### flow/design.v
`timescale 1ns / 1ps
module DilatedCausal1DConv #(
    parameter integer DILATION_FACTOR = 2,
    parameter integer KERNEL_SIZE = 3,
    parameter integer INPUT_CHANNELS = 16,
    parameter integer OUTPUT_CHANNELS = 16
)(
    input clk,
    input reset,
    input wire [INPUT_CHANNELS*8-1:0] x,  
    output reg [OUTPUT_CHANNELS*8-1:0] y,  
    input h_write,
    input [7:0] h_index_channel,
    input [7:0] h_index_filter,
    input [7:0] h_value    
    );
    localparam integer TAPS = DILATION_FACTOR*(KERNEL_SIZE-1) + 1;
    reg signed [7:0] h [0:INPUT_CHANNELS*KERNEL_SIZE-1];        
    reg signed [7:0] x_delay [0:INPUT_CHANNELS*TAPS-1];          
    reg signed [15:0] mul [0:INPUT_CHANNELS*KERNEL_SIZE-1];
    reg signed [15:0] sum [0:OUTPUT_CHANNELS-1];
    integer i,j;
    always @(posedge clk or posedge reset) begin
        if(reset) begin
        for(i = 0; i <= INPUT_CHANNELS-1; i= i+1) begin
            for (j = 0; j <= (DILATION_FACTOR*(KERNEL_SIZE-1)); j = j + 1) begin
                x_delay[i*TAPS+j] <= 8'sh0;
            end           
        end
    end
        else begin
        for(i = 0; i <= INPUT_CHANNELS-1; i= i+1) begin
            for(j=(DILATION_FACTOR*(KERNEL_SIZE-1)); j>0; j=j-1) begin
                x_delay[i*TAPS+j] <= x_delay[i*TAPS+j-1];
            end
            x_delay[i*TAPS] <= x[i*8 +: 8];
        end
    end
end
    always @ (posedge clk or posedge reset) begin  
        if(reset) begin
            for(i = 0; i <= INPUT_CHANNELS-1; i= i+1) begin
                for(j=0; j<KERNEL_SIZE; j=j+1) begin
                    h[i*KERNEL_SIZE+j] <= 8'd1 + j;
                end
            end
        end
        else begin
            for(i = 0; i <= INPUT_CHANNELS-1; i= i+1) begin
                for(j=0; j<KERNEL_SIZE; j=j+1) begin
                    if(h_write == 1 && h_index_channel == i && h_index_filter == j) begin
                        h[i*KERNEL_SIZE+j] <= h_value;
                    end
                end
            end
        end
    end    
always @(*) begin
    for(i = 0; i <= INPUT_CHANNELS-1; i= i+1) begin
        sum[i] = 0;
        for (j = 0; j < KERNEL_SIZE; j = j + 1) begin
            sum[i] = sum[i] + mul[i*KERNEL_SIZE+j];
        end
     end
end
always @(*) begin
    for(i = 0; i <= INPUT_CHANNELS-1; i= i+1) begin
        for(j=0; j< KERNEL_SIZE; j = j + 1) begin
            mul[i*KERNEL_SIZE+j] = x_delay[i*TAPS+DILATION_FACTOR * j] * h[i*KERNEL_SIZE+j];
        end
    end
end
always @(posedge clk or posedge reset) begin
    if (reset) begin
        for(i = 0; i <= OUTPUT_CHANNELS-1; i= i+1) begin
            y[i*8 +: 8] <= 8'sh0;
        end
    end
    else begin
        for(i = 0; i <= OUTPUT_CHANNELS-1; i= i+1) begin
            if(sum[i] >= 127) begin
                y[i*8 +: 8] <= 8'd127;
            end
            else if(sum[i] <=-128) begin
                y[i*8 +: 8] <= -8'd128;
            end
            else begin
                y[i*8 +: 8] <= sum[i][7:0];
            end
        end    
    end
end
endmodule
### flow/run.sh
#!/bin/bash
# the make line also repeats each setting of config.mk as NAME=value (left out here)
make -C /OpenROAD-flow-scripts/flow DESIGN_CONFIG=/design/flow/config.mk WORK_HOME=/design/flow/orfs CLKGATE_MAP_FILE= finish
### flow/config.mk
export PLATFORM = sky130hd
export DESIGN_NAME = DilatedCausal1DConv
export DESIGN_NICKNAME = DilatedCausal1DConv
export VERILOG_FILES = /design/flow/design.v
export SDC_FILE = /design/flow/constraint.sdc
export NUM_CORES = 4
export LEC_CHECK = 0
export CAP_MARGIN = 20
export CORE_MARGIN = 2
export CORE_UTILIZATION = 72
export CTS_CLUSTER_SIZE = 13
export PLACE_DENSITY_LB_ADDON = 0.19
export SETUP_SLACK_MARGIN = 1.66
export SLEW_MARGIN = 20
### flow/constraint.sdc
create_clock -name core_clock -period 5.6 [get_ports {clk}]
set_input_delay 1.1200 -clock core_clock [delete_from_list [all_inputs] [get_ports {clk}]]
set_output_delay 1.1200 -clock core_clock [all_outputs]
set_load 0.01 [all_outputs]
==> results of run 1 <==
-- layer usage --
layer / up-vias / global-route usage (%)
met5: - / 0
met4: 26 / 26.4
met3: 3831 / 9.44
met2: 9806 / 70.1
met1: 62370 / 51.2
li1: 49476 / -
-- cell type report --
class	count	area share (%)
sequential	1152	15.0
inverter	4146	8.03
timing repair buffer	2519	10.6
clock buffer	191	2.12
multi-input combinational	9709	61.7
antenna	54	0.0696
tap	2958	1.91
clock inverter	84	0.549
-- timing repair --
action / in CTS / in global routing
pin swaps: 765 / 504
gates cloned: 0 / 0
setup endpoints to repair: 128 / 128
setup buffers: 201 / 117
hold endpoints to repair: 0 / 0
gates resized: 1096 / 566
-- through the flow --
step / setup slack [ns] / utilization, % / cells / hold slack [ns] / TNS (ns)
2_1_floorplan: -11.37 / - / 15122 / 0.331 / -
3_3_place_gp: -1.16 / 81.9 / 20166 / 0.331 / -130.68
3_5_place_dp: -1.35 / 81.9 / 20166 / 0.335 / -146.24
4_1_cts: -1.26 / 86.9 / 20642 / 0.329 / -114.77
5_1_grt: -1.97 / 88.2 / 20777 / 0.320 / -171.43
6_report: -1.89 / 88.3 / 20813 / 0.326 / -154.27
==> summary.txt, run 1 <==
Results of the full flow below.

Run status:
- The flow ran to the end, but the layout failed its checks.
- A clean result was blocked by negative setup slack.

Floorplanning:
- The run gives the placeable core region as 220000 µm².
- The run puts the I/O pin total at approximately 280.
- The run puts the overall chip area at 225000 µm².
- The run gives the die boundary width as about 470 µm.
- The run gives the number of cell rows as around 170.
- The run gives the vertical die dimension as approximately 470 µm.
- At the floorplan stage, the core utilization is reported as ~72%.

Worst hold path:
- The path with the worst hold slack has its endpoint at x_delay[37][7]$_DFF_PP0_.
- The run gives the worst hold path depth as 0.
- The worst hold path belongs to the class reg2reg.
- The worst hold path begins at x_delay[36][7]$_DFF_PP0_.

Placement:
- The run puts the instance area at placement at between 150000 and 200000 µm².
- The run puts the port buffer count at around 280.
- The run puts the final weighted congestion in routability-driven placement at 0.926.
- The run puts the placed wire-length estimate after detailed placement at approximately 330000 µm.

Power:
- The run gives the share of total power in sequential cells as about 33%.
- The run puts the cell leakage power at roughly 100 nW.
- The share of total power dissipated in combinational logic is between 20% and 30%.
- The analysis attributes to net switching a power of 9.38 mW.
- The run puts the power in sequential cells at ~9.4 mW.
- In this run switching power makes up between 30% and 40% of total power.
- The run puts the internal power summed over all cells at roughly 19 mW.
- The run puts the clock network fraction of design power at 37.4%.
- The run puts the peak supply drop at between 0.2 and 0.3 mV.
- Per report_power, the Combinational row totals 8.40 mW.
- The group that draws the most power in this run is the clock network.
- The run gives the total power divided by cell area as around 150 nW/µm².
- The design draws ~28 mW.
- The flow reports power dissipated in the clock network as between 10 and 15 mW.

Global route:
- The run gives the total congestion overflow as 0.
- The run gives the combined global-route utilization of all metal layers as about 43%.
- The run gives the number of global-route vias before repair as about 140k.
- The run gives the first-pass GRT wire length as 736000 µm.
- Entering global routing, the biggest net connects about 140 pins.
- The run gives the initial antenna violation count as 35.

Critical path:
- Looking at the reg2reg group, the worst path ends at y[81]$_DFF_PP0_.
- The run gives the logic depth of the worst setup path including buffers as 22.
- Among cell families on the critical path, the largest total delay comes from adder cells.
- The run gives the startpoint of the most critical register-to-register path as h[30][0]$_DFFE_PP1P_.
- The run puts the delay of the slowest critical-path stage at about 0.71 ns.
- The run gives the cell count of the worst reg-to-reg path as 22.
- The most numerous cell type found on the critical path is sky130_fd_sc_hd__fa_1.
- According to the timing report, the critical path is captured at y[81]$_DFF_PP0_.
- The signal on the critical path passes through buf_4 -> buf_4 -> and2_1 -> fa_1 -> ha_1 -> inv_1 -> fa_1 -> inv_1 -> fa_1 -> fa_2 -> fa_1 -> fa_1 -> inv_1 -> fa_1 -> nor2b_2 -> o31ai_2 -> a21oi_2 -> nor2_1 -> xnor2_1 -> nand4_1 -> o21ai_4 -> a21o_1.
- The run gives the critical-path maximum fanout as 6.
- The run gives the kind of start point of the critical path as a flip-flop.
- Looking at the setup timing report, the critical path kind is reg2reg.
- The run puts the reg2reg setup slack at -1.89 ns.
- The run gives the signal arrival time at the worst endpoint as roughly 8.3 ns.
- The run gives the nature of the critical path endpoint as a flip-flop.
- The run gives the source of the critical timing path as h[30][0]$_DFFE_PP1P_.
- Counting both buffers and inverters, the worst setup path holds a total of 5.
- The run puts the required time reported for the critical path endpoint at ~6.4 ns.
- Among all stages on the critical path, the largest delay is contributed by sky130_fd_sc_hd__xnor2_1.

Synth:
- The run puts the xor/xnor share of the synthesized area at ~2.8%.
- The number of nets in the synthesized netlist is 19853.
- The run gives the area share of the largest cell type after synthesis as approximately 43%.
- The run gives the post-synthesis async set-or-reset flop share as roughly 100%.
- The run puts the post-synthesis adder-cell area fraction at roughly half.
- The synthesis run shows the most used standard cells to be sky130_fd_sc_hd__inv_1, sky130_fd_sc_hd__fa_1, sky130_fd_sc_hd__and2_1.
- The post-synth count of flops with an enable pin is 0.
- The run puts the flip-flop and latch count after synthesis at 1152.
- The cell-mix breakdown from Yosys lists the simple-gate area share as between 10% and 20%.
- The synthesized netlist was found by Yosys to have ~15000 cells.
- The run gives the mux contribution to synthesized area as 2.52%.
- The main area contributors are sky130_fd_sc_hd__fa_1, sky130_fd_sc_hd__dfrtp_1, sky130_fd_sc_hd__inv_1.
- The run gives the Yosys chip area as 159000 µm².
- The run gives the per-instance average area after synthesis as 10.5 µm².
- The synthesis report lists the Yosys warning total as 5.
- Yosys instantiated no cell more often than sky130_fd_sc_hd__inv_1.
- The run puts the synthesized-area fraction occupied by ao, oa, aoi and oai cells at around 2.7%.
- Looking at area per cell type in the netlist, the leader is sky130_fd_sc_hd__fa_1.
- The run puts the cell area after synthesis at between 150000 and 200000 µm².
- The synthesized netlist contains a little over 80 unique library cells.
- After synthesis, flip-flops and latches occupy about 18% of the total area.
- The run gives the main logic family after synthesis as adder cells.
- The run gives the most frequently used flop master after synthesis as sky130_fd_sc_hd__dfrtp_1.
- The run puts the cell count after synthesis at between 15000 and 20000.

Timing:
- The run puts the setup violation total in the final timing report at approximately 130.
- The run puts the relative slew slack at a little over a fifth.
- Per the final report, max-transition violations number 0.
- Static timing analysis puts the maximum clock frequency at ~130 MHz.
- The run puts the post-route clock period utilization at 134%.
- The final timing report gives a worst setup slack of -1.89 ns.
- The run gives the setup skew after layout as approximately 0.039 ns.
- The run gives the hold violation total from the final report as 0.
- The smallest clock period supported by the final layout is computed as roughly 7.5 ns.
- The run gives the measured slew at the worst slew-check pin as 1.18 ns.
- Setup repair after global routing could not meet its margin everywhere.

CTS:
- The cell sitting at the root of the clock tree is a sky130_fd_sc_hd__clkbuf_16.
- At the later pin of the worst-skew pair, clock insertion delay measures about 0.85 ns.
- The run gives the number of sinks handled by clock tree synthesis as 1152.
- In this run the number of H-tree levels came out at 4.
- The run gives the number of clock buffers inserted by TritonCTS as 149.
- The run puts the number of buffers inserted by hold repair at cts at 0.
- The run gives the CTS tree as done.
- CTS reports a maximum clock tree buffer depth of 3.
- The timing report gives the clock slew at the launch and capture registers of the worst setup and hold paths as around 0.060 ns.

Drt:
- The run gives the remaining routing DRC violations as 0.
- The run gives the detailed-routing wirelength on met1 as around 160000 µm.
- Wire segments on met2 add up to between 200000 and 250000 µm in the final route.
- The run puts the violation count after the first detailed-routing iteration at 12677.
- The run puts the via count at between 100k and 150k.
- The run gives the number of search-and-repair iterations in the first detailed-routing pass as 9.
- The run gives the total wirelength of the detailed-routed design as between 500000 and 600000 µm.
- For this sky-water flow run, the detailed-routed wirelength per cell is reported as about 24 µm.
- The run puts the ratio of routed vias to standard cells at around 6.0.
- Per the detail_route log, the uppermost layer with routed signals is met5.
- The run gives the number of routed nets with antenna violations as 0.
- The run gives the detailed route wirelength on metal3 as 53600 µm.

Cells and area:
- The run puts the final design instance area without fill at between 150000 and 200000 µm².
- The run puts the combinational gate area at ~120000 µm².
- The run gives the sequential standard cell area as 29200 µm².
- The run puts the synthesis-to-layout area growth at 21.8%.
- The run gives the number of fill cells in the layout as about 9100.
- According to the finish report, the design has a final net count of 22408.

Flow run:
- The run gives the number of maximum-capacitance violations as 0.
- The logs give a warning total of 77.
==> run 2, diff against run 1 <==
CAP_MARGIN = 10   (was 20)
CORE_ASPECT_RATIO = 1.46   (was unset)
CTS_CLUSTER_DIAMETER = 25   (was unset)
CTS_CLUSTER_SIZE = 98   (was 13)
HOLD_SLACK_MARGIN = -0.08   (was unset)
PLACE_DENSITY = 0.35   (was unset)
PLACE_DENSITY_LB_ADDON = unset   (was 0.19)
SETUP_SLACK_MARGIN = 1.12   (was 1.66)
TNS_END_PERCENT = 5   (was unset)
clock period = 3.86 ns   (was 5.6 ns; I/O delays follow)
==> run 2 against run 1 <==
Still fails the layout checks on negative setup slack. Fmax up 7.8%. Register-to-register slack lost 1.2 ns. Combinational power up 24%. Global-route usage is 0.28 points lower. Design area rose by 0.45%. Clock skew is 0.0050 ns higher. Largest power group unchanged. Critical path type unchanged. Routed wire length down 9.4%. Non-clock buffer count is 157 lower. Largest cell class unchanged.
==> summary.txt, run 2 <==
Results of the full flow below.

Critical path:
- The run gives the startpoint of the most critical register-to-register path as x_delay[49][4]$_DFF_PP0_.
- The delay of the slowest critical-path stage was 0.57 ns (-0.14 ns).
- Per STA, the startpoint of the critical path is x_delay[49][4]$_DFF_PP0_.
- The run puts the required time reported for the critical path endpoint at 4.62 ns (-1.74 ns).
- In this run the critical path is formed by and2_1 -> fa_1 -> inv_1 -> fa_1 -> inv_1 -> fa_1 -> fa_1 -> fa_1 -> fa_1 -> inv_1 -> fa_1 -> inv_1 -> ha_1 -> o21a_2 -> or3_4 -> o221ai_4 -> buf_6 -> xor2_2 -> nand4_1 -> or4_4 -> and2b_4 -> buf_6 -> a21o_1.
- The worst setup path is launched from a flip-flop.
- Per STA, the worst path accumulates the most delay in the family adder cells.
- The run gives the kind of critical path as reg2reg.
- The slowest stage of the critical path belongs to the cell sky130_fd_sc_hd__fa_1.
- The most numerous cell type found on the critical path is sky130_fd_sc_hd__fa_1.
- STA lists the endpoint of the worst register-to-register path as y[74]$_DFF_PP0_.
- The run gives the signal arrival time at the worst endpoint as 7.71 ns (-0.55 ns).
- The run gives the buffer and inverter count on the worst path as 6 (+1).
- The cell count of the worst reg-to-reg path came to 23 (+4.5%).
- The run puts the critical-path maximum fanout at 7 (+1).
- The worst setup path is captured at a flip-flop.
- The run gives the logic depth of the worst setup path including buffers as 23 (+4.5%).
- The most critical setup path has its endpoint at y[74]$_DFF_PP0_.
- The run puts the reg2reg setup slack at -3.09 ns (-1.20 ns).

Placement:
- The run puts the placed wire-length estimate after detailed placement at 345000 µm (+4.9%).
- The worst slack at placement was -3.24 ns (-1.89 ns).
- The run gives the count of placed standard cells including taps as 20240 (+0.37%).
- The port buffer count came to 282 (unchanged).
- The final weighted congestion in routability-driven placement is 0.948 (+2.4%).
- The instance area at placement is 181000 µm² (+0.35%).

CTS:
- The clock input transition at the sequential cells of the worst setup and hold paths came to 0.05 ns (about the same).
- The run gives the number of sinks handled by clock tree synthesis as 1152 (unchanged).
- The run puts the clock latency at the later pin of the worst-skew pair at 0.88 ns (+0.03 ns).
- The number of clock buffers inserted by TritonCTS came to 325 (+120%).
- In this run the clock root is driven by a sky130_fd_sc_hd__clkbuf_16.
- The number of buffers on the longest clock path was 4 (+1).
- The run gives the number of H-tree levels as 5 (+1).
- TritonCTS built the clock tree.

Cells and area:
- The run puts the synthesis-to-layout area growth at 22.3%.
- The number of nets at the end of the flow was 22427 (+0.085%).
- The run puts the final instance count without filler cells at 20934 (+0.58%).
- The run gives the final design instance area without fill as 195000 µm² (+0.45%).

Synth:
- The synthesized-area fraction occupied by ao, oa, aoi and oai cells came to 2.67% (unchanged).
- Among all flip-flop cells after synthesis, the most frequent one is sky130_fd_sc_hd__dfrtp_1.
- sky130_fd_sc_hd__fa_1 takes more of the synthesized area than any other cell.
- The run gives the post-synthesis sequential area ratio as 18.1% (unchanged).
- The run gives the post-synthesis cell type count as 82 (unchanged).
- For reference, the top cells by count after synthesis are sky130_fd_sc_hd__inv_1, sky130_fd_sc_hd__fa_1, sky130_fd_sc_hd__and2_1.
- Yosys instantiated no cell more often than sky130_fd_sc_hd__inv_1.
- The run gives the cell area after synthesis as 159000 µm² (unchanged).
- The per-instance average area after synthesis came to 10.5 µm² (unchanged).
- The run gives the net count after synthesis as 19853 (unchanged).
- The run gives the count of flip-flops with a built-in enable after synthesis as 0 (unchanged).
- The run gives the main logic family after synthesis as adder cells.
- The Yosys warning count was 5 (unchanged).
- The run gives the post-synthesis async set-or-reset flop share as 100% (unchanged).
- The run puts the area share of the largest cell type after synthesis at 42.8% (unchanged).
- The cell count after synthesis was 15122 (unchanged).
- By area the synthesized netlist is led by sky130_fd_sc_hd__fa_1, sky130_fd_sc_hd__dfrtp_1, sky130_fd_sc_hd__inv_1.
- The run puts the mux contribution to synthesized area at 2.52% (unchanged).
- The run gives the Yosys chip area as 159000 µm² (unchanged).
- The run puts the number of cells in the yosys synthesis report at 15122 (unchanged).
- The run gives the flip-flop and latch count after synthesis as 1152 (unchanged).
- The run gives the xor/xnor share of the synthesized area as 2.76% (unchanged).
- The run puts the post-synthesis simple-gate area fraction at 11.9% (unchanged).
- The post-synthesis adder-cell area fraction is 52.0% (unchanged).

Timing:
- The run puts the time the worst path needs with I/O delays and setup at 6.95 ns (-0.545 ns).
- The final-report max-slew violation count came to 0 (unchanged).
- Setup repair after global routing could not meet its margin everywhere.
- The run puts the relative slew slack at 22.5% (+0.87 points).
- The run gives the measured slew at the worst slew-check pin as 1.16 ns (-0.0131 ns).
- The post-route clock period utilization came to 180% (+46 points).
- The run puts the setup violation total in the final timing report at 128 (unchanged).
- The achievable clock frequency was 144 MHz (+7.8%).
- The setup skew after layout came to 0.0438 ns (+0.00496 ns).
- The run gives the worst path setup slack after routing as -3.09 ns (-1.20 ns).
- The run puts the hold violation total from the final report at 0 (unchanged).
- The setup total negative slack came to -364.39 ns (-210.13 ns).

Drt:
- The run puts the violation count after the first detailed-routing iteration at 6878 (-46%).
- The run gives the via count as 119034 (-5.2%).
- The total wirelength of the detailed-routed design was 458000 µm (-9.4%).
- The run puts the number of search-and-repair iterations in the first detailed-routing pass at 6 (-3).
- The run puts the remaining routing DRC violations at 0 (unchanged).
- The run gives the number of routed nets with antenna violations as 0 (unchanged).
- The run puts the routed length per placed instance at 21.9 µm (-9.9%).
- The run gives the ratio of routed vias to standard cells as 5.69 (-5.7%).

Global route:
- The run puts the total congestion overflow at 0 (unchanged).
- The run gives the first-pass GRT wire length as 731000 µm (-0.67%).
- The run puts the initial antenna violation count at 25 (-29%).
- The combined global-route utilization of all metal layers is 42.2% (-0.28 points).
- The run gives the number of global-route vias before repair as 141105 (+2.7%).
- The run puts the largest net degree at the start of global routing at 140 (-1.4%).

Power:
- The run gives the switching part of the total as 28.9% (-4.1 points).
- The run puts the share of total power in combinational logic at 19.6% (-10 points).
- The run puts the clock network fraction of design power at 54.8% (+17 points).
- The run gives the share of total power in sequential cells as 25.5% (-7.5 points).
- The run puts the reported combinational group power at 10.4 mW (+24%).
- The largest part of the power goes to the clock network.
- The run puts the power after layout at 53.1 mW (+87%).
- The run gives the net switching component of the power as 15.3 mW (+64%).
- The run puts the internal power summed over all cells at 37.7 mW (+98%).
- The run puts the peak supply drop at 0.469 mV (+85%).
- The run puts the power in sequential cells at 13.6 mW (+45%).
- The power drawn by the clock network came to 29.1 mW (+170%).
- The run gives the cell leakage power as 103 nW (+1.9%).
- The run gives the total power divided by cell area as 272 nW/µm² (+86%).

Floorplanning:
- The number of cell rows is 208 (+21%).
- The run gives the I/O pin total as 283 (unchanged).
- The run gives the die boundary width as 393 µm (-17%).
- The run puts the vertical die dimension at 573 µm (+21%).
- The core utilization before placement is 72.5% (about the same).
- The run gives the placeable core region as 220000 µm² (about the same).
- The overall chip area was 225000 µm² (about the same).

Run status:
- The flow ran to the end, but the layout failed its checks.
- Failing layout checks were recorded as negative setup slack.

Worst hold path:
- In the hold report, the worst path ends at x_delay[7][4]$_DFF_PP0_.
- The worst hold path depth came to 0 (unchanged).
- The run gives the hold path startpoint as x_delay[6][4]$_DFF_PP0_.
- The run gives the type of the worst min-delay path as reg2reg.

Flow run:
- The run puts the number of maximum-capacitance violations at 0 (unchanged).
- The number of OpenROAD warnings is 96 (+25%).
==> run 2: area by class of cell <==
| class | instances | area (µm²) |
|---|---|---|
| multi-input combinational | 9709 | 116000 |
| sequential | 1152 | 29000 |
| fill | 10154 | 24900 |
| timing repair buffer | 2362 | 18800 |
| inverter | 4146 | 15600 |
| clock buffer | 383 | 8740 |
| tap | 2940 | 3680 |
| clock inverter | 213 | 2930 |
| antenna | 29 | 72.6 |
==> run 2: stage by stage <==
stage,utilization (%),hold slack [ns]
final,88.7,0.318
after CTS,88.2,0.297
after detailed placement,82.2,0.335
after floorplan,-,0.331
after global placement,82.2,0.331
after global routing,88.7,0.317
==> run 2: layer usage <==
layer | routed length, µm | track usage (%) | vias to the layer above
met5 | 162 | 0 | -
met4 | 46200 | 35.2 | 26
met3 | 31000 | 7.87 | 2858
met2 | 241000 | 75.5 | 5979
met1 | 139000 | 42.8 | 60568
li1 | - | - | 49603
==> run 2: repair_timing <==
action | in CTS | in global routing
buffers inserted | 42 | 27
setup endpoints to repair | 212 | 210
endpoints found under the hold margin | 0 | 0
resized | 304 | 252
pin swaps | 128 | 140
hold buffers | 0 | 0
==> run 3, diff against run 2 <==
ABC_AREA = 1   (was unset)
CAP_MARGIN = 20   (was 10)
CELL_PAD_IN_SITES_DETAIL_PLACEMENT = 2   (was unset)
CELL_PAD_IN_SITES_GLOBAL_PLACEMENT = 1   (was unset)
CORE_ASPECT_RATIO = unset   (was 1.46)
CORE_UTILIZATION = 32   (was 72)
CTS_CLUSTER_DIAMETER = unset   (was 25)
CTS_CLUSTER_SIZE = 12   (was 98)
GPL_TIMING_DRIVEN = 0   (was unset)
HOLD_SLACK_MARGIN = 0.2   (was -0.08)
PLACE_DENSITY = unset   (was 0.35)
SETUP_SLACK_MARGIN = 1.56   (was 1.12)
TNS_END_PERCENT = 10   (was 5)
clock period = 5.24 ns   (was 3.86 ns; I/O delays follow)
==> run 3 against run 2 <==
Synthesized cell count up 28%. Hold slack lost 0.014 ns. Largest cell class unchanged. Flip-flop count unchanged. Register-to-register slack improved by 1.5 ns. Via count increased by 3.6%. Die size is 130% higher. Critical path depth grew 4. Combinational power shrank 85%. The layout still fails its checks (negative setup slack).
==> summary.txt, run 3 <==
Results of the full flow below.

Drt:
- The violation count after the first detailed-routing iteration is 4297 (-38%).
- The number of routed nets with antenna violations was 0 (unchanged).
- The ratio of routed vias to standard cells came to 4.54 (-20%).
- The run puts the via count at 123317 (+3.6%).
- The run puts the remaining routing DRC violations at 0 (unchanged).
- The total wirelength of the detailed-routed design is 541000 µm (+18%).
- The run puts the routed length per placed instance at 19.9 µm (-9.0%).
- The run puts the number of search-and-repair iterations in the first detailed-routing pass at 5 (-1).

Critical path:
- The run puts the cell count of the worst reg-to-reg path at 27 (+17%).
- The run gives the capture point of the worst reg-to-reg path as y[3]$_DFF_PP0_.
- The buffer and inverter count on the worst path came to 12 (+6).
- Per the STA report, the cell with the highest stage delay on the worst path is sky130_fd_sc_hd__fa_1.
- The critical-path maximum fanout came to 7 (unchanged).
- STA lists the startpoint of the worst register-to-register path as x_delay[2][7]$_DFF_PP0_.
- According to the timing report, the critical path is captured at y[3]$_DFF_PP0_.
- The run puts the signal arrival time at the worst endpoint at 7.55 ns (-0.16 ns).
- The delay of the slowest critical-path stage came to 0.58 ns (about the same).
- The worst setup path is captured at a flip-flop.
- STA classifies the critical path startpoint as a flip-flop.
- The run puts the logic depth of the worst setup path including buffers at 27 (+17%).
- The required time reported for the critical path endpoint came to 6.01 ns (+1.39 ns).
- The run gives the kind of critical path as reg2reg.
- The critical path starts at x_delay[2][7]$_DFF_PP0_.
- The run gives the reg2reg setup slack as -1.54 ns (+1.55 ns).
- The cell family contributing the most delay on the critical path is adder cells.

Power:
- The run gives the cell leakage power as 111 nW (+8.4%).
- The share of total power in sequential cells came to 39.0% (+14 points).
- The run gives the share of total power in combinational logic as 6.7% (-13 points).
- The internal power summed over all cells was 17.4 mW (-54%).
- The run gives the peak supply drop as 0.221 mV (-53%).
- The biggest slice of the total power is consumed by the clock network.
- The run puts the reported combinational group power at 1.61 mW (-85%).
- The power in sequential cells came to 9.35 mW (-31%).
- The run puts the net switching component of the power at 6.54 mW (-57%).
- The run puts the power drawn by the clock network at 13.0 mW (-55%).
- The run gives the switching part of the total as 27.3% (-1.6 points).
- The total power divided by cell area came to 124 nW/µm² (-54%).
- The run gives the clock network fraction of design power as 54.3% (-0.5 points).

Cells and area:
- The run puts the final instance count without filler cells at 27190 (+30%).
- The run puts the number of nets at the end of the flow at 24820 (+11%).
- The run puts the number of fill cells in the layout at 57732 (+470%).
- The run puts the synthesis-to-layout area growth at 15.4%.
- The run puts the combinational gate area at 115000 µm² (-1.2%).
- The run puts the sequential standard cell area at 28900 µm² (-0.28%).

Timing:
- The run gives the measured slew at the worst slew-check pin as 1.08 ns (-0.0806 ns).
- The run puts the setup violation total in the final timing report at 128 (unchanged).
- The run gives the setup total negative slack as -168.64 ns (+195.76 ns).
- The run gives the post-route clock period utilization as 129% (-51 points).
- The run puts the time the worst path needs with I/O delays and setup at 6.78 ns (-0.170 ns).
- The run puts the final-report max-slew violation count at 0 (unchanged).
- The run gives the hold violation total from the final report as 0 (unchanged).
- The run gives the setup skew after layout as 0.0655 ns (+0.0217 ns).
- Setup repair after global routing could not meet its margin everywhere.
- The run gives the worst path setup slack after routing as -1.54 ns (+1.55 ns).
- The run puts the achievable clock frequency at 148 MHz (+2.5%).
- The relative slew slack was 27.6% (+5.1 points).

Worst hold path:
- Looking at the hold checks, the worst path lands on x_delay[7][6]$_DFF_PP0_.
- The type recorded for the worst min-delay path is reg2reg.
- The run gives the hold path startpoint as x_delay[6][6]$_DFF_PP0_.
- The run puts the worst hold path depth at 0 (unchanged).

Synth:
- The run gives the post-synthesis adder-cell area fraction as 49.5% (-2.5 points).
- The run gives the xor/xnor share of the synthesized area as 1.79% (-0.97 points).
- After synthesis, the cell types taking the most area are sky130_fd_sc_hd__fa_1, sky130_fd_sc_hd__dfrtp_1, sky130_fd_sc_hd__inv_1.
- The mux contribution to synthesized area came to 0% (-2.5 points).
- Of the combinational cells, the family taking the most area is adder cells.
- The run puts the area share of the largest cell type after synthesis at 40.8% (-2.0 points).
- The run gives the per-instance average area after synthesis as 8.64 µm² (-18%).
- The run puts the flip-flop and latch count after synthesis at 1152 (unchanged).
- The run gives the most frequently used flop master after synthesis as sky130_fd_sc_hd__dfrtp_1.
- The Yosys warning count came to 5 (unchanged).
- The run gives the cell count after synthesis as 19381 (+28%).
- The run puts the Yosys chip area at 167000 µm² (+5.0%).
- The most frequently used library cell after synthesis is sky130_fd_sc_hd__inv_1.
- The run puts the count of flip-flops with a built-in enable after synthesis at 0 (unchanged).
- The run puts the post-synthesis sequential area ratio at 17.3% (-0.86 points).
- The run puts the post-synthesis cell type count at 39 (-52%).
- The synthesis run shows the most used standard cells to be sky130_fd_sc_hd__inv_1, sky130_fd_sc_hd__nand2_1, sky130_fd_sc_hd__fa_1.
- The post-synthesis simple-gate area fraction came to 13.4% (+1.5 points).
- The post-synthesis async set-or-reset flop share came to 100% (unchanged).
- The run gives the net count after synthesis as 24112 (+21%).
- The synthesized design spends more area on one cell type than any other, namely sky130_fd_sc_hd__fa_1.
- The run gives the number of cells in the yosys synthesis report as 19381 (+28%).
- The synthesized-area fraction occupied by ao, oa, aoi and oai cells came to 2.01% (-0.66 points).
- The cell area after synthesis was 167000 µm² (+5.0%).

Global route:
- The run puts the initial antenna violation count at 44 (+76%).
- The run gives the most heavily used metal layer in global routing as met2.
- The run gives the combined global-route utilization of all metal layers as 21.0% (-21 points).
- The first-pass GRT wire length is 862000 µm (+18%).
- The run puts the number of global-route vias before repair at 149852 (+6.2%).
- The run puts the total congestion overflow at 0 (unchanged).
- The met3 usage came to 2.14% (-5.7 points).
- The run gives the global routing usage on met2 as 38.4% (-37 points).
- The run puts the met1 usage at 26.1% (-17 points).
- The run puts the largest net degree at the start of global routing at 35 (-75%).

Floorplanning:
- The core utilization before placement is 32.1% (-40 points).
- The run gives the vertical die dimension as 727 µm (+27%).
- The run puts the overall chip area at 529000 µm² (+130%).
- The number of cell rows was 265 (+27%).
- The die boundary width is 727 µm (+85%).
- The run puts the I/O pin total at 283 (unchanged).
- The placeable core region was 521000 µm² (+140%).

CTS:
- The run puts the number of buffers on the longest clock path at 4 (unchanged).
- The clock latency at the later pin of the worst-skew pair was 0.91 ns (+0.03 ns).
- The tree is rooted in a sky130_fd_sc_hd__clkbuf_16.
- The number of H-tree levels came to 4 (-1).
- The run gives the number of clock buffers inserted by TritonCTS as 170 (-48%).
- The run gives the clock input transition at the sequential cells of the worst setup and hold paths as 0.06 ns (about the same).
- The run gives the number of sinks handled by clock tree synthesis as 1152 (unchanged).
- TritonCTS built the clock tree.

Placement:
- The run gives the placed wire-length estimate after detailed placement as 451000 µm (+31%).
- The run gives the final weighted congestion in routability-driven placement as 0.831 (-12%).
- The run gives the port buffer count as 281 (-0.35%).
- The count of placed standard cells including taps is 26667 (+32%).

Flow run:
- The number of OpenROAD warnings is 64 (-33%).
- The run gives the number of maximum-capacitance violations as 0 (unchanged).

Run status:
- Failing layout checks were recorded as negative setup slack.
- The flow ran to the end, but the layout failed its checks.
run 3: layout make-up:
class	count	area share [%]
diodes	20	0.0259
plain buffers	815	2.51
clock buffers	216	2.46
clock inverters	95	0.732
inverters	6256	12.3
multi-input cells	11158	59.5
flip-flops and latches	1152	15.0
well taps	6942	4.50
repair buffers	536	3.06
run 3: what timing repair did:
item,4_1_cts,5_1_grt
hold buffers,0,0
cloned,0,0
setup endpoints to repair,132,167
pin swaps,142,185
gates resized,1103,850
buffers inserted,95,97
run 3: per-stage QoR:
step                      util, %  cell area (µm²)  worst slack (ns)  total power [mW]  hold WS, ns
after global placement       34.3           179000            -21.39              10.9        0.331
after CTS                    36.5           190000             -1.51              24.4        0.301
after detailed placement     34.6           180000             -2.85              11.0        0.336
final                        37.1           193000             -1.54              24.0        0.304
after global routing         37.1           193000             -1.78              24.8        0.328
after floorplan                 -           167000            -11.66              10.0        0.331
run 3: metal layers:
layer,part of all wire [%],wire length [µm]
met5,0.026,142
met4,3.1,16900
met3,3.2,17200
met2,52,283000
met1,41,225000
==> run 4, diff against run 3 <==
CELL_PAD_IN_SITES_DETAIL_PLACEMENT = unset   (was 2)
CORE_UTILIZATION = 40   (was 32)
CTS_CLUSTER_SIZE = unset   (was 12)
SETUP_SLACK_MARGIN = unset   (was 1.56)
TNS_END_PERCENT = 55   (was 10)
==> run 4 against run 3 <==
Critical path depth unchanged. Still fails the layout checks on negative setup slack. Sequential share of layout area up 0.24 points. Setup slack better by 0.28 ns. Clock power down about 10%. Highest routed layer unchanged. Non-clock buffer count down 274. Critical endpoint is now y[5]$_DFF_PP0_. Clock skew down 0.012 ns. Design area about the same. Routed wire length down 16%.
==> summary.txt, run 4 <==
Results of the full flow below.

Run status:
- The run finished, with violations left.
- The layout checks failed on negative setup slack.

CTS:
- The run puts the number of buffers inserted by hold repair at cts at 0 (unchanged).
- The run gives the CTS tree as done.
- The clock input transition at the sequential cells of the worst setup and hold paths is 0.06 ns (about the same).
- The run puts the number of clock buffers inserted by TritonCTS at 157 (-7.6%).
- The number of H-tree levels is 4 (unchanged).
- The run puts the number of buffers on the longest clock path at 4 (unchanged).
- The run puts the number of sinks handled by clock tree synthesis at 1152 (unchanged).
- The clock latency at the later pin of the worst-skew pair is 0.91 ns (about the same).
- In this run the clock root is driven by a sky130_fd_sc_hd__clkbuf_16.

Timing:
- The relative slew slack is 26.1% (-1.5 points).
- The run puts the setup total negative slack at -128.89 ns (+39.75 ns).
- The run gives the final-report max-slew violation count as 0 (unchanged).
- The setup violation total in the final timing report came to 128 (unchanged).
- The setup skew after layout is 0.0532 ns (-0.0123 ns).
- The worst hold slack after final layout was 0.327 ns (+0.0223 ns).
- The run gives the time the worst path needs with I/O delays and setup as 6.50 ns (-0.281 ns).
- The run gives the achievable clock frequency as 154 MHz (+4.3%).
- The run puts the measured slew at the worst slew-check pin at 1.10 ns (+0.0176 ns).
- The worst path setup slack after routing is -1.26 ns (+0.281 ns).
- The run gives the post-route clock period utilization as 124% (-5.4 points).
- The hold violation total from the final report was 0 (unchanged).
- Setup repair after global routing could not meet its margin everywhere.

Cells and area:
- The number of fill cells in the layout was 41394 (-28%).
- The number of nets at the end of the flow came to 24535 (-1.1%).
- The run puts the post-layout utilization of the core at 46.4% (+9.3 points).
- The run puts the synthesis-to-layout area growth at 15.4% (about the same).

Power:
- The run gives the cell leakage power as 110 nW (-0.81%).
- The run puts the power drawn by the clock network at 11.4 mW (-10%).
- The run puts the switching part of the total at 26.6% (-0.69 points).
- The run puts the clock network fraction of design power at 51.3% (-3.0 points).
- The run puts the share of total power in sequential cells at 43.7% (+4.7 points).
- The run gives the net switching component of the power as 5.92 mW (-9.4%).
- The run gives the largest power group as the clock network.
- The reported combinational group power came to 1.12 mW (-30%).
- The power in sequential cells is 9.73 mW (+4.1%).
- The run puts the peak supply drop at 0.244 mV (+11%).
- The run gives the share of total power in combinational logic as 5.0% (-1.7 points).
- The run gives the total power divided by cell area as 115 nW/µm² (-7.1%).
- The internal power summed over all cells was 16.3 mW (-6.2%).

Synth:
- The run gives the net count after synthesis as 24112 (unchanged).
- The run gives the post-synthesis simple-gate area fraction as 13.4% (unchanged).
- The run gives the post-synthesis async set-or-reset flop share as 100% (unchanged).
- The run puts the area share of the largest cell type after synthesis at 40.8% (unchanged).
- The commonest register cell is sky130_fd_sc_hd__dfrtp_1.
- The run gives the Yosys warning count as 5 (unchanged).
- The synthesis report lists the most area-consuming cells as sky130_fd_sc_hd__fa_1, sky130_fd_sc_hd__dfrtp_1, sky130_fd_sc_hd__inv_1.
- The run gives the post-synthesis sequential area ratio as 17.3% (unchanged).
- The run gives the post-synthesis adder-cell area fraction as 49.5% (unchanged).
- The run puts the xor/xnor share of the synthesized area at 1.79% (unchanged).
- The run puts the cell count after synthesis at 19381 (unchanged).
- The number of cells in the yosys synthesis report was 19381 (unchanged).
- The run puts the count of flip-flops with a built-in enable after synthesis at 0 (unchanged).
- The run gives the synthesized-area fraction occupied by ao, oa, aoi and oai cells as 2.01% (unchanged).
- The run gives the post-synthesis cell type count as 39 (unchanged).
- The run puts the flip-flop and latch count after synthesis at 1152 (unchanged).
- The run gives the leading area contributor after synthesis as sky130_fd_sc_hd__fa_1.
- The run gives the main logic family after synthesis as adder cells.
- For reference, the top cells by count after synthesis are sky130_fd_sc_hd__inv_1, sky130_fd_sc_hd__nand2_1, sky130_fd_sc_hd__fa_1.
- The run puts the mux contribution to synthesized area at 0% (unchanged).
- The run puts the Yosys chip area at 167000 µm² (unchanged).
- In the post-synthesis netlist, the cell with the most instances is sky130_fd_sc_hd__inv_1.
- The run puts the per-instance average area after synthesis at 8.64 µm² (unchanged).
- The run puts the cell area after synthesis at 167000 µm² (unchanged).

Placement:
- The run puts the final weighted congestion in routability-driven placement at 0.824 (-0.82%).
- The run puts the port buffer count at 281 (unchanged).
- The run gives the placed wire-length estimate after detailed placement as 376000 µm (-17%).

Critical path:
- The buffer and inverter count on the worst path was 8 (-4).
- The logic depth of the worst setup path including buffers is 27 (unchanged).
- The run puts the cell count of the worst reg-to-reg path at 27 (unchanged).
- The run gives the delay of the slowest critical-path stage as 0.54 ns (-0.04 ns).
- The run gives the signal arrival time at the worst endpoint as 7.24 ns (-0.31 ns).
- The run gives the cell with the largest stage delay on the worst path as sky130_fd_sc_hd__fa_2.
- Broken down by cell family, the worst path's largest delay share belongs to adder cells.
- The critical path ends at y[5]$_DFF_PP0_.
- The worst setup path is of the reg2reg kind.
- The capture point of the worst register-to-register path is recorded as y[5]$_DFF_PP0_.
- The run puts the critical-path maximum fanout at 7 (unchanged).
- The required time reported for the critical path endpoint is 5.98 ns (-0.03 ns).
- The worst setup path is launched from a flip-flop.
- The critical path starts at h[0][7]$_DFFE_PP0P_.
- The run puts the reg2reg setup slack at -1.26 ns (+0.28 ns).
- The run gives the startpoint of the most critical register-to-register path as h[0][7]$_DFFE_PP0P_.
- STA classifies the critical path endpoint as a flip-flop.

Worst hold path:
- STA lists the startpoint of the worst hold path as x_delay[76][6]$_DFF_PP0_.
- The worst hold path depth was 0 (unchanged).
- The run gives the worst hold endpoint as x_delay[77][6]$_DFF_PP0_.
- STA reports the tightest min-delay check as being of type reg2reg.

Global route:
- The run puts the first-pass GRT wire length at 732000 µm (-15%).
- The combined global-route utilization of all metal layers came to 22.3% (+1.4 points).
- The run puts the largest net degree at the start of global routing at 35 (unchanged).
- The number of global-route vias before repair was 124457 (-17%).
- The run puts the initial antenna violation count at 34 (-23%).
- The total congestion overflow is 0 (unchanged).

Floorplanning:
- The placeable core region came to 417000 µm² (-20%).
- The run gives the core utilization before placement as 40.2% (+8.0 points).
- The die boundary width is 651 µm (-10%).
- The run puts the overall chip area at 424000 µm² (-20%).
- The I/O pin total came to 283 (unchanged).
- The vertical die dimension was 651 µm (-10%).
- The run puts the number of cell rows at 237 (-11%).

Drt:
- The run puts the routed length per placed instance at 17.8 µm (-11%).
- The total wirelength of the detailed-routed design is 453000 µm (-16%).
- The run gives the via count as 114527 (-7.1%).
- The run puts the number of routed nets with antenna violations at 0 (unchanged).
- The run gives the violation count after the first detailed-routing iteration as 5401 (+26%).
- The number of search-and-repair iterations in the first detailed-routing pass is 5 (unchanged).
- The run gives the ratio of routed vias to standard cells as 4.50 (-0.76%).
- The remaining routing DRC violations is 0 (unchanged).

Flow run:
- The run puts the number of OpenROAD warnings at 63 (-1.6%).
- The number of maximum-capacitance violations came to 0 (unchanged).
-- run 4: layer usage --
layer	wire [µm]	share of wire (%)	track usage, %
met1	210000	46	31.7
met2	219000	48	37.5
met3	13400	3.0	1.78
met4	10100	2.2	4.34
met5	12	0.0026	0
-- run 4: timing repair --
action,4_1_cts,5_1_grt
endpoints found under the setup margin,128,128
pin swaps,446,561
setup buffers,331,221
gates resized,1266,906
cloned,1,1
-- run 4: metrics by stage --
step | total power, mW | cell area, µm² | worst slack [ns] | cells
2_1_floorplan | 10.0 | 167000 | -11.66 | 19381
3_3_place_gp | 10.9 | 177000 | -21.10 | 25159
3_5_place_dp | 11.0 | 179000 | -2.93 | 25226
4_1_cts | 22.8 | 189000 | -1.29 | 25291
5_1_grt | 23.2 | 193000 | -1.53 | 25433
6_report | 22.3 | 193000 | -1.26 | 25446
-- run 4: cell type report --
class	instances	area, µm²	area share [%]
Antenna cell	20	50.0	0.0259
Inverter	6256	23800	12.3
Timing Repair inverter	2	15.0	0.00777
Tap cell	5497	6880	3.56
Timing Repair Buffer	899	8960	4.64
Clock buffer	212	4440	2.30
Clock inverter	72	906	0.469
Multi-Input combinational cell	11158	118000	60.9
Sequential cell	1152	29400	15.2
Buffer	178	1090	0.566
==> run 5, diff against run 4 <==
ABC_AREA = unset   (was 1)
CELL_PAD_IN_SITES_GLOBAL_PLACEMENT = unset   (was 1)
CORE_UTILIZATION = 68   (was 40)
GPL_TIMING_DRIVEN = unset   (was 0)
HOLD_SLACK_MARGIN = unset   (was 0.2)
TNS_END_PERCENT = unset   (was 55)
clock period = 5.48 ns   (was 5.24 ns; I/O delays follow)
==> run 5 against run 4 <==
Non-clock buffer count increased by 1454. Sequential share of layout area decreased by 0.18 points. Highest routed layer unchanged. Hold slack improved by 0.0059 ns. Synthesized cell count decreased by 22%. Still fails the layout checks on negative setup slack. Die size decreased by 44%. Global-route usage increased by 15 points.
==> summary.txt, run 5 <==
Results of the full flow below.

Run status:
- The run did not pass the layout checks because of negative setup slack.
- The run finished, with violations left.

Worst hold path:
- The run gives the hold path startpoint as x_delay[53][2]$_DFF_PP0_.
- The run gives the worst hold path depth as 0 (unchanged).
- STA reports the tightest min-delay check as being of type reg2reg.
- In the hold report, the worst path ends at x_delay[54][2]$_DFF_PP0_.

Flow run:
- The run puts the number of maximum-capacitance violations at 0 (unchanged).
- The run gives the number of OpenROAD warnings as 74 (+17%).

Critical path:
- The run puts the buffer and inverter count on the worst path at 7 (-1).
- STA classifies the critical path endpoint as a flip-flop.
- The run gives the delay of the slowest critical-path stage as 0.59 ns (+0.05 ns).
- The run puts the critical-path maximum fanout at 6 (-1).
- The run puts the reg2reg setup slack at -1.46 ns (-0.20 ns).
- Looking at the reg2reg group, the worst path starts from h[27][0]$_DFFE_PP1P_.
- In this design, the critical path's most frequently occurring cell is sky130_fd_sc_hd__fa_1.
- Traced cell by cell, the critical path runs through buf_6 -> nand2_4 -> fa_1 -> fa_1 -> fa_1 -> inv_1 -> fa_1 -> inv_1 -> fa_1 -> fa_1 -> inv_1 -> fa_1 -> ha_4 -> buf_6 -> nor4_4 -> o21a_4 -> buf_6 -> nor2_4 -> xnor2_2 -> nand4_1 -> or4_4 -> and2b_4 -> buf_6 -> a21o_1.
- STA lists the endpoint of the worst register-to-register path as y[73]$_DFF_PP0_.
- Per STA, the worst path accumulates the most delay in the family adder cells.
- The run gives the signal arrival time at the worst endpoint as 7.64 ns (+0.40 ns).
- For reference, the critical path is captured by y[73]$_DFF_PP0_.
- OpenSTA lists the critical path startpoint as h[27][0]$_DFFE_PP1P_.
- The run gives the kind of critical path as reg2reg.
- The run gives the kind of start point of the critical path as a flip-flop.
- The run gives the cell with the largest stage delay on the worst path as sky130_fd_sc_hd__dfstp_2.
- The run gives the cell count of the worst reg-to-reg path as 24 (-11%).
- The run puts the logic depth of the worst setup path including buffers at 24 (-11%).
- The required time reported for the critical path endpoint was 6.18 ns (+0.20 ns).

Floorplanning:
- The run puts the I/O pin total at 283 (unchanged).
- The vertical die dimension came to 488 µm (-25%).
- The run puts the number of cell rows at 177 (-25%).
- The run puts the core utilization before placement at 68.5% (+28 points).
- The die boundary width came to 488 µm (-25%).
- The run gives the placeable core region as 233000 µm² (-44%).
- The run gives the overall chip area as 238000 µm² (-44%).

Synth:
- The cell count after synthesis is 15122 (-22%).
- The run gives the cell with the most instances after synthesis as sky130_fd_sc_hd__inv_1.
- The run puts the per-instance average area after synthesis at 10.5 µm² (+22%).
- The commonest cells after synthesis are sky130_fd_sc_hd__inv_1, sky130_fd_sc_hd__fa_1, sky130_fd_sc_hd__and2_1.
- The run puts the post-synthesis async set-or-reset flop share at 100% (unchanged).
- The net count after synthesis came to 19853 (-18%).
- The run puts the count of flip-flops with a built-in enable after synthesis at 0 (unchanged).
- The run gives the xor/xnor share of the synthesized area as 2.76% (+0.97 points).
- The run gives the flip-flop and latch count after synthesis as 1152 (unchanged).
- Sorting the Yosys area breakdown by cell type puts at the top sky130_fd_sc_hd__fa_1.
- The run gives the mux contribution to synthesized area as 2.52% (+2.5 points).
- The post-synthesis cell type count was 82 (+110%).
- The run puts the number of cells in the yosys synthesis report at 15122 (-22%).
- The Yosys chip area is 159000 µm² (-4.8%).
- The run gives the post-synthesis sequential area ratio as 18.1% (+0.86 points).
- In the post-synthesis netlist, the biggest area contributors are sky130_fd_sc_hd__fa_1, sky130_fd_sc_hd__dfrtp_1, sky130_fd_sc_hd__inv_1.
- The run gives the area share of the largest cell type after synthesis as 42.8% (+2.0 points).
- The run puts the post-synthesis adder-cell area fraction at 52.0% (+2.5 points).
- The run gives the synthesized-area fraction occupied by ao, oa, aoi and oai cells as 2.67% (+0.66 points).
- Among the non-sequential cells, adder cells take the most area.
- The Yosys warning count was 5 (unchanged).
- Per the synth stats, the flop cell with the highest instance count is sky130_fd_sc_hd__dfrtp_1.
- The run puts the cell area after synthesis at 159000 µm² (-4.8%).
- The post-synthesis simple-gate area fraction is 11.9% (-1.5 points).

Timing:
- The run gives the worst path setup slack after routing as -1.46 ns (-0.204 ns).
- The run gives the measured slew at the worst slew-check pin as 1.21 ns (+0.108 ns).
- The run gives the setup violation total in the final timing report as 128 (unchanged).
- The run puts the post-route clock period utilization at 127% (+2.7 points).
- The run puts the achievable clock frequency at 144 MHz (-6.4%).
- The final-report max-slew violation count was 0 (unchanged).
- The run puts the time the worst path needs with I/O delays and setup at 6.94 ns (+0.444 ns).
- The run puts the relative slew slack at 19.5% (-6.6 points).
- The run gives the setup total negative slack as -141.31 ns (-12.42 ns).
- Setup repair after global routing could not meet its margin everywhere.
- The run puts the hold violation total from the final report at 0 (unchanged).
- The run gives the worst hold slack after final layout as 0.333 ns (+0.00588 ns).
- The run gives the setup skew after layout as 0.0286 ns (-0.0246 ns).

Global route:
- The run puts the largest net degree at the start of global routing at 124 (+250%).
- The run gives the total congestion overflow as 0 (unchanged).
- The number of global-route vias before repair came to 129404 (+4.0%).
- The first-pass GRT wire length is 685000 µm (-6.5%).
- The initial antenna violation count is 26 (-24%).
- The run puts the combined global-route utilization of all metal layers at 36.9% (+15 points).

CTS:
- The run gives the CTS tree as done.
- The run gives the clock latency at the later pin of the worst-skew pair as 0.82 ns (-0.09 ns).
- The run gives the root buffer cell as sky130_fd_sc_hd__clkbuf_16.
- The number of buffers inserted by hold repair at cts was 0 (unchanged).
- The run puts the number of buffers on the longest clock path at 3 (-1).
- The run gives the number of sinks handled by clock tree synthesis as 1152 (unchanged).
- The run puts the clock input transition at the sequential cells of the worst setup and hold paths at 0.06 ns (about the same).
- The number of H-tree levels was 4 (unchanged).
- The run gives the number of clock buffers inserted by TritonCTS as 153 (-2.5%).

Drt:
- The run gives the number of routed nets with antenna violations as 0 (unchanged).
- The run gives the remaining routing DRC violations as 0 (unchanged).
- The run gives the routed length per placed instance as 20.1 µm (+13%).
- The run gives the via count as 113506 (-0.89%).
- The number of search-and-repair iterations in the first detailed-routing pass is 8 (+3).
- The total wirelength of the detailed-routed design came to 422000 µm (-6.8%).
- The run gives the ratio of routed vias to standard cells as 5.41 (+20%).
- The run puts the violation count after the first detailed-routing iteration at 6955 (+29%).

Cells and area:
- The number of nets at the end of the flow came to 22424 (-8.6%).
- The run puts the synthesis-to-layout area growth at 21.7%.
- The run gives the post-layout utilization of the core as 83.4% (+37 points).
- The final design instance area without fill came to 194000 µm² (+0.45%).

Power:
- The run puts the power after layout at 28.5 mW (+28%).
- The clock network fraction of design power was 38.7% (-13 points).
- The total power divided by cell area came to 147 nW/µm² (+27%).
- The run gives the switching part of the total as 31.5% (+4.9 points).
- The run puts the peak supply drop at 0.314 mV (+28%).
- The run puts the share of total power in sequential cells at 33.7% (-10 points).
- The run puts the power drawn by the clock network at 11.0 mW (-4%).
- The run puts the reported combinational group power at 7.86 mW (+600%).
- The dominant power group in this design is the clock network.
- The internal power summed over all cells came to 19.5 mW (+19%).
- The run gives the net switching component of the power as 8.98 mW (+52%).
- The cell leakage power came to 100 nW (-8.8%).
- The share of total power in combinational logic is 27.6% (+23 points).
- The run gives the power in sequential cells as 9.60 mW (-1%).

Placement:
- The run gives the final weighted congestion in routability-driven placement as 0.932 (+13%).
- The run gives the placed wire-length estimate after detailed placement as 331000 µm (-12%).
- The run puts the instance area at placement at 181000 µm² (+1.1%).
- The run puts the port buffer count at 282 (+0.36%).
==> run 5: final cells by class <==
type,instances,area [µm²]
Multi-Input combinational cell,9709,119000
Fill cell,13255,38700
Sequential cell,1152,29200
Timing Repair Buffer,2531,20600
Inverter,4146,15600
Clock buffer,196,4250
Tap cell,3132,3920
Clock inverter,88,1150
Antenna cell,27,67.6
==> run 5: through the flow <==
step | setup WS, ns | cells
final | -1.46 | 20981
after global routing | -1.63 | 20968
after CTS | -1.38 | 20872
after detailed placement | -1.52 | 20354
after global placement | -1.41 | 20354
after floorplan | -11.47 | 15122
==> run 5: what timing repair did <==
item,in CTS,in global routing
endpoints found under the hold margin,0,0
pin swaps,824,380
resized,1117,459
endpoints found under the setup margin,128,128
setup buffers,242,86
==> run 5: per-layer routing <==
metal / vias to the layer above / GRT usage (%) / wire, µm
met5: - / 0 / 46
met4: 6 / 16.0 / 21300
met3: 1144 / 5.21 / 25800
met2: 3991 / 62.6 / 214000
met1: 58899 / 47.9 / 161000
li1: 49466 / - / -
==> run 6, diff against run 5 <==
CORE_UTILIZATION = 65   (was 68)
CTS_CLUSTER_SIZE = 100   (was unset)
clock period = 6.12 ns   (was 5.48 ns; I/O delays follow)
==> run 6 against run 5 <==
Still fails the layout checks on negative setup slack. Setup slack gained 0.66 ns. Clock power decreased by about 10%. First-iteration DRC count grew 2.5%. Clock skew up 0.0024 ns. Count of clock-buffer cells in the layout is the same. Flip-flop count unchanged. Core utilization decreased by 3.7 points. Global-route usage is 2.1 points lower. Critical path depth down 1. Synthesized cell count is the same. Non-clock buffer count shrank 79. Critical path type unchanged. Largest power group unchanged. Highest routed layer unchanged.
==> summary.txt, run 6 <==
Results of the full flow below.

Synth:
- The commonest cells after synthesis are sky130_fd_sc_hd__inv_1, sky130_fd_sc_hd__fa_1, sky130_fd_sc_hd__and2_1.
- The run gives the number of cells in the yosys synthesis report as 15122 (unchanged).
- In the post-synthesis netlist, the cell with the most instances is sky130_fd_sc_hd__inv_1.
- Looking at the cell usage after synthesis, the top flip-flop cell is sky130_fd_sc_hd__dfrtp_1.
- The run puts the Yosys chip area at 159000 µm² (unchanged).
- The run puts the post-synthesis cell type count at 82 (unchanged).
- The post-synthesis sequential area ratio was 18.1% (unchanged).
- The run puts the synthesized-area fraction occupied by ao, oa, aoi and oai cells at 2.67% (unchanged).
- The run gives the area share of the largest cell type after synthesis as 42.8% (unchanged).
- The run gives the flip-flop and latch count after synthesis as 1152 (unchanged).
- The run puts the mux contribution to synthesized area at 2.52% (unchanged).
- The per-instance average area after synthesis was 10.5 µm² (unchanged).
- The run puts the post-synthesis simple-gate area fraction at 11.9% (unchanged).
- The net count after synthesis came to 19853 (unchanged).
- The run puts the Yosys warning count at 5 (unchanged).
- The run gives the count of flip-flops with a built-in enable after synthesis as 0 (unchanged).
- The run gives the xor/xnor share of the synthesized area as 2.76% (unchanged).
- The run puts the cell area after synthesis at 159000 µm² (unchanged).
- The run gives the cell count after synthesis as 15122 (unchanged).
- The main area contributors are sky130_fd_sc_hd__fa_1, sky130_fd_sc_hd__dfrtp_1, sky130_fd_sc_hd__inv_1.
- The run puts the post-synthesis adder-cell area fraction at 52.0% (unchanged).
- The run gives the leading area contributor after synthesis as sky130_fd_sc_hd__fa_1.
- The run puts the post-synthesis async set-or-reset flop share at 100% (unchanged).
- The run gives the main logic family after synthesis as adder cells.

CTS:
- The run puts the number of sinks handled by clock tree synthesis at 1152 (unchanged).
- The run puts the number of H-tree levels at 4 (unchanged).
- The run gives the number of buffers on the longest clock path as 3 (unchanged).
- The run gives the CTS tree as done.
- The clock latency at the later pin of the worst-skew pair came to 0.83 ns (about the same).
- The clock input transition at the sequential cells of the worst setup and hold paths is 0.06 ns (about the same).
- The tree is rooted in a sky130_fd_sc_hd__clkbuf_16.
- The run gives the number of clock buffers inserted by TritonCTS as 151 (-1.3%).

Power:
- The peak supply drop came to 0.280 mV (-11%).
- The run gives the cell leakage power as 100 nW (-0.25%).
- The run gives the internal power summed over all cells as 17.4 mW (-11%).
- The run puts the power in sequential cells at 8.61 mW (-10%).
- The power drawn by the clock network is 9.71 mW (-10%).
- Looking at the group totals, the largest power group turns out to be the clock network.
- The run gives the net switching component of the power as 8.18 mW (-9.0%).
- The run puts the total power divided by cell area at 132 nW/µm² (-10%).
- The clock network fraction of design power came to 38.0% (-0.7 points).
- The reported combinational group power came to 7.24 mW (-7.9%).
- The run puts the switching part of the total at 32.0% (+0.46 points).
- The run puts the share of total power in combinational logic at 28.3% (+0.7 points).
- The run gives the power after layout as 25.6 mW (-10%).
- The run gives the share of total power in sequential cells as 33.7% (about the same).

Timing:
- The run puts the achievable clock frequency at 144 MHz (+0.28%).
- The run puts the worst path setup slack after routing at -0.801 ns (+0.659 ns).
- The run gives the hold violation total from the final report as 0 (unchanged).
- The run puts the relative slew slack at 22.5% (+3.0 points).
- The run gives the measured slew at the worst slew-check pin as 1.16 ns (-0.0452 ns).
- Setup repair after global routing could not meet its margin everywhere.
- The run gives the setup skew after layout as 0.0309 ns (+0.00238 ns).
- The run gives the setup violation total in the final timing report as 125 (-2.3%).
- The run gives the time the worst path needs with I/O delays and setup as 6.92 ns (-0.0191 ns).
- The run puts the worst hold slack after final layout at 0.329 ns (-0.00352 ns).
- The run gives the final-report max-slew violation count as 0 (unchanged).
- The post-route clock period utilization is 113% (-14 points).

Global route:
- The largest net degree at the start of global routing came to 150 (+21%).
- The run puts the number of global-route vias before repair at 126767 (-2.0%).
- The run gives the first-pass GRT wire length as 680000 µm (-0.76%).
- The run gives the total congestion overflow as 0 (unchanged).
- The run gives the combined global-route utilization of all metal layers as 34.9% (-2.1 points).
- The initial antenna violation count is 33 (+27%).

Critical path:
- STA classifies the critical path endpoint as a flip-flop.
- The run puts the logic depth of the worst setup path including buffers at 23 (-4.2%).
- By instance count, the cell type seen most on the critical path is sky130_fd_sc_hd__fa_1.
- The cell count of the worst reg-to-reg path came to 23 (-4.2%).
- The reg2reg setup slack was -0.80 ns (+0.66 ns).
- The critical path starts at x_delay[47][5]$_DFF_PP0_.
- The run gives the cell with the largest stage delay on the worst path as sky130_fd_sc_hd__fa_1.
- The run gives the worst setup path endpoint as y[74]$_DFF_PP0_.
- The worst setup path is of the reg2reg kind.
- Traced cell by cell, the critical path runs through nand2_1 -> fa_1 -> inv_1 -> fa_1 -> inv_1 -> fa_1 -> fa_1 -> fa_1 -> fa_1 -> inv_1 -> fa_1 -> ha_4 -> buf_4 -> nor4_2 -> o21a_2 -> buf_4 -> o31ai_1 -> a211oi_2 -> nor3_1 -> or4_4 -> and2b_4 -> buf_6 -> a21o_1.
- Grouping stages by cell kind, the critical path spends the most delay in adder cells.
- The run gives the required time reported for the critical path endpoint as 6.82 ns (+0.64 ns).
- The critical-path maximum fanout came to 7 (+1).
- The run gives the capture point of the worst reg-to-reg path as y[74]$_DFF_PP0_.
- STA classifies the critical path startpoint as a flip-flop.
- The run puts the delay of the slowest critical-path stage at 0.58 ns (about the same).
- The run puts the buffer and inverter count on the worst path at 6 (-1).
- The run puts the signal arrival time at the worst endpoint at 7.62 ns (-0.02 ns).
- The run gives the startpoint of the most critical register-to-register path as x_delay[47][5]$_DFF_PP0_.

Drt:
- The run gives the total wirelength of the detailed-routed design as 417000 µm (-1.2%).
- The number of search-and-repair iterations in the first detailed-routing pass is 6 (-2).
- The run gives the uppermost layer routed as met5.
- The run gives the sum of met2 wire segment lengths after detailed routing as 208000 µm (-2.7%).
- The run gives the routed length per placed instance as 19.9 µm (-1.2%).
- The run gives the remaining routing DRC violations as 0 (unchanged).
- The run gives the via count as 111746 (-1.6%).
- The number of routed nets with antenna violations was 0 (unchanged).
- The run gives the violation count after the first detailed-routing iteration as 7131 (+2.5%).
- The run gives the detailed route wirelength on metal3 as 25500 µm (-1.5%).
- The run gives the detailed-routing wirelength on met1 as 166000 µm (+3.4%).
- The run gives the ratio of routed vias to standard cells as 5.33 (-1.5%).

Placement:
- The run gives the placed wire-length estimate after detailed placement as 332000 µm (+0.28%).
- The run puts the final weighted congestion in routability-driven placement at 0.907 (-2.7%).
- The run gives the port buffer count as 282 (unchanged).

Floorplanning:
- The vertical die dimension came to 499 µm (+2.3%).
- The run puts the core utilization before placement at 65.4% (-3.1 points).
- The run puts the overall chip area at 249000 µm² (+4.6%).
- The run gives the I/O pin total as 283 (unchanged).
- The placeable core region is 244000 µm² (+4.7%).
- The die boundary width came to 499 µm (+2.3%).
- The run gives the number of cell rows as 181 (+2.3%).

Worst hold path:
- In this run the most critical hold path is launched from x_delay[58][5]$_DFF_PP0_.
- The type recorded for the worst min-delay path is reg2reg.
- The worst hold path depth came to 0 (unchanged).
- The path with the worst hold slack has its endpoint at x_delay[59][5]$_DFF_PP0_.

Cells and area:
- The run gives the number of nets at the end of the flow as 22343 (-0.36%).
- The run puts the number of fill cells in the layout at 15662 (+18%).
- The combinational gate area came to 120000 µm² (+0.47%).
- The run gives the synthesis-to-layout area growth as 21.7% (about the same).
- The sequential standard cell area is 29200 µm² (about the same).
- The post-layout utilization of the core came to 79.6% (-3.7 points).

Flow run:
- The number of OpenROAD warnings came to 86 (+16%).
- The run gives the number of maximum-capacitance violations as 0 (unchanged).

Run status:
- The reasons given for failing layout checks are negative setup slack.
- The run finished, with violations left.
==> run 6: layout make-up <==
type | instances | area share, %
Multi-Input combinational cell | 9709 | 61.8
Tap cell | 3202 | 2.06
Inverter | 4146 | 8.04
Clock inverter | 87 | 0.551
Clock buffer | 196 | 2.19
Sequential cell | 1152 | 15.0
Timing Repair Buffer | 2452 | 10.3
Antenna cell | 22 | 0.0284
==> run 6: routing by layer <==
layer | GRT usage [%] | vias up
met2 | 58.1 | 3322
met5 | 0 | -
li1 | - | 49293
met3 | 4.86 | 877
met4 | 12.2 | 22
met1 | 47.4 | 58232
==> run 6: metrics by stage <==
stage / cell area (µm²) / worst slack, ns / setup TNS, ns / cells
2_1_floorplan: 160000 / -10.96 / - / 15122
3_3_place_gp: 180000 / -0.818 / -72.48 / 20376
3_5_place_dp: 180000 / -0.871 / -87.29 / 20377
4_1_cts: 190000 / -0.741 / -52.61 / 20827
5_1_grt: 194000 / -0.948 / -83.43 / 20954
6_report: 194000 / -0.801 / -58.39 / 20966
==> run 6: timing repair <==
item                                    CTS  global route
pin swaps                               697           700
hold buffers                              0             0
setup buffers                           192           123
endpoints found under the setup margin  128           128
resized                                 947           704
==> run 7, diff against run 6 <==
CORE_UTILIZATION = 72   (was 65)
CTS_CLUSTER_DIAMETER = 397   (was unset)
CTS_CLUSTER_SIZE = 13   (was 100)
PLACE_DENSITY = 0.37   (was unset)
clock period = 6.08 ns   (was 6.12 ns; I/O delays follow)
==> run 7 against run 6 <==
The layout still fails its checks (negative setup slack). Global-route usage rose by 5.4 points. Flip-flop count did not move. Core utilization rose by 7.0 points. Power fell by 13%. Setup slack got worse by 0.025 ns. Count of clock-buffer cells in the layout fell by 19. Die size fell by 9.6%. Critical path type unchanged. Largest cell class unchanged.
==> summary.txt, run 7 <==
Results of the full flow below.

Critical path:
- On the critical path, the stage with the largest delay is an instance of sky130_fd_sc_hd__fa_1.
- Walking the worst path, the cells encountered are nand2_1 -> fa_1 -> inv_1 -> fa_1 -> inv_1 -> fa_1 -> fa_1 -> inv_2 -> fa_1 -> fa_1 -> inv_1 -> fa_1 -> inv_2 -> ha_4 -> a211oi_4 -> buf_4 -> nor2_1 -> xnor2_1 -> o311ai_1 -> or4_4 -> o41ai_2 -> buf_4 -> a21oi_2.
- The run puts the logic depth of the worst setup path including buffers at 23 (unchanged).
- The required time reported for the critical path endpoint came to 6.79 ns (-0.03 ns).
- The run gives the signal arrival time at the worst endpoint as 7.61 ns (about the same).
- In this run the critical register-to-register path is launched from x_delay[40][0]$_DFF_PP0_.
- The timing report attributes the biggest portion of critical-path delay to adder cells.
- In this design, the critical path's most frequently occurring cell is sky130_fd_sc_hd__fa_1.
- The run gives the kind of critical path as reg2reg.

Flow run:
- The number of maximum-capacitance violations is 0 (unchanged).
- The number of OpenROAD warnings was 80 (-7.0%).

Power:
- The run gives the clock network fraction of design power as 29.2% (-8.8 points).
- The run gives the largest power group as sequential cells.
- The run puts the switching part of the total at 33.8% (+1.8 points).
- The peak supply drop is 0.219 mV (-22%).
- The run puts the net switching component of the power at 7.51 mW (-8.1%).

Floorplanning:
- The run gives the placeable core region as 220000 µm² (-9.7%).
- The run puts the vertical die dimension at 475 µm (-4.9%).
- The run puts the overall chip area at 225000 µm² (-9.6%).
- The die boundary width came to 475 µm (-4.9%).

Global route:
- The run gives the initial antenna violation count as 28 (-15%).
- The first-pass GRT wire length was 701000 µm (+3.2%).

Worst hold path:
- The run gives the type of the worst min-delay path as reg2reg.
- Per the hold report, the tightest min-delay path originates at x_delay[33][3]$_DFF_PP0_.
- The worst hold path terminates at x_delay[34][3]$_DFF_PP0_.

Synth:
- The net count after synthesis came to 19853 (unchanged).
- The synthesis report names the predominant flop master as sky130_fd_sc_hd__dfrtp_1.
- The run gives the per-instance average area after synthesis as 10.5 µm² (unchanged).

CTS:
- The run gives the number of buffers inserted by hold repair at cts as 0 (unchanged).
- The clock input transition at the sequential cells of the worst setup and hold paths was 0.09 ns (+0.03 ns).
- TritonCTS built the clock tree.
- The number of H-tree levels came to 3 (-1).
- The run gives the number of sinks handled by clock tree synthesis as 1152 (unchanged).

Run status:
- The flow ran to the end, but the layout failed its checks.
- The checks that failed were negative setup slack.

Cells and area:
- The sequential standard cell area was 29100 µm² (about the same).
- The run puts the final design instance area without fill at 190000 µm² (-1.8%).
- Relative to the synthesized area, the layout overhead comes to 19.4%.

Timing:
- The run puts the worst path setup slack after routing at -0.826 ns (-0.0247 ns).
- The run puts the setup total negative slack at -75.32 ns (-16.93 ns).
- The run puts the final-report max-slew violation count at 0 (unchanged).
- The run puts the post-route clock period utilization at 114% (+0.49 points).
- The setup violation total in the final timing report was 128 (+2.4%).

Placement:
- The run puts the instance area at placement at 180000 µm² (-0.15%).
- The final weighted congestion in routability-driven placement was 0.959 (+5.8%).
- The run puts the placed wire-length estimate after detailed placement at 336000 µm (+1.3%).

Drt:
- The run gives the number of search-and-repair iterations in the first detailed-routing pass as 6 (unchanged).
- The violation count after the first detailed-routing iteration was 8524 (+20%).
- The ratio of routed vias to standard cells came to 5.63 (+5.7%).
-- run 7: timing repair --
action	CTS	global route
setup endpoints to repair	128	128
pin swaps	701	464
resized	974	437
setup buffers	172	122
-- run 7: cell type report --
| class | instances | share of cell area [%] |
|---|---|---|
| well taps | 2958 | 1.94 |
| clock inverters | 6 | 0.0368 |
| repair buffers | 2456 | 10.4 |
| diodes | 45 | 0.0591 |
| clock buffers | 177 | 1.47 |
| inverters | 4146 | 8.19 |
| flip-flops and latches | 1152 | 15.3 |
| multi-input cells | 9709 | 62.6 |
-- run 7: stage by stage --
stage / setup WS [ns] / utilization, % / power (mW) / std cells / hold slack [ns]
final: -0.826 / 86.6 / 22.2 / 20649 / 0.326
after detailed placement: -0.909 / 81.8 / 14.5 / 20137 / 0.335
after CTS: -0.758 / 85.4 / 21.7 / 20487 / 0.327
after floorplan: -10.99 / - / 11.6 / 15122 / 0.331
after global placement: -0.822 / 81.8 / 14.3 / 20137 / 0.331
after global routing: -0.975 / 86.6 / 23.1 / 20638 / 0.343
-- run 7: layer usage --
layer	wire length, µm	global-route usage [%]	vias to the layer above
li1	-	-	49172
met1	158000	50.3	59988
met3	32200	6.83	1775
met2	222000	68.0	5333
met4	29400	20.7	20
met5	142	0	-
Power figures rest on the tool's default switching activity, not on a simulated workload.
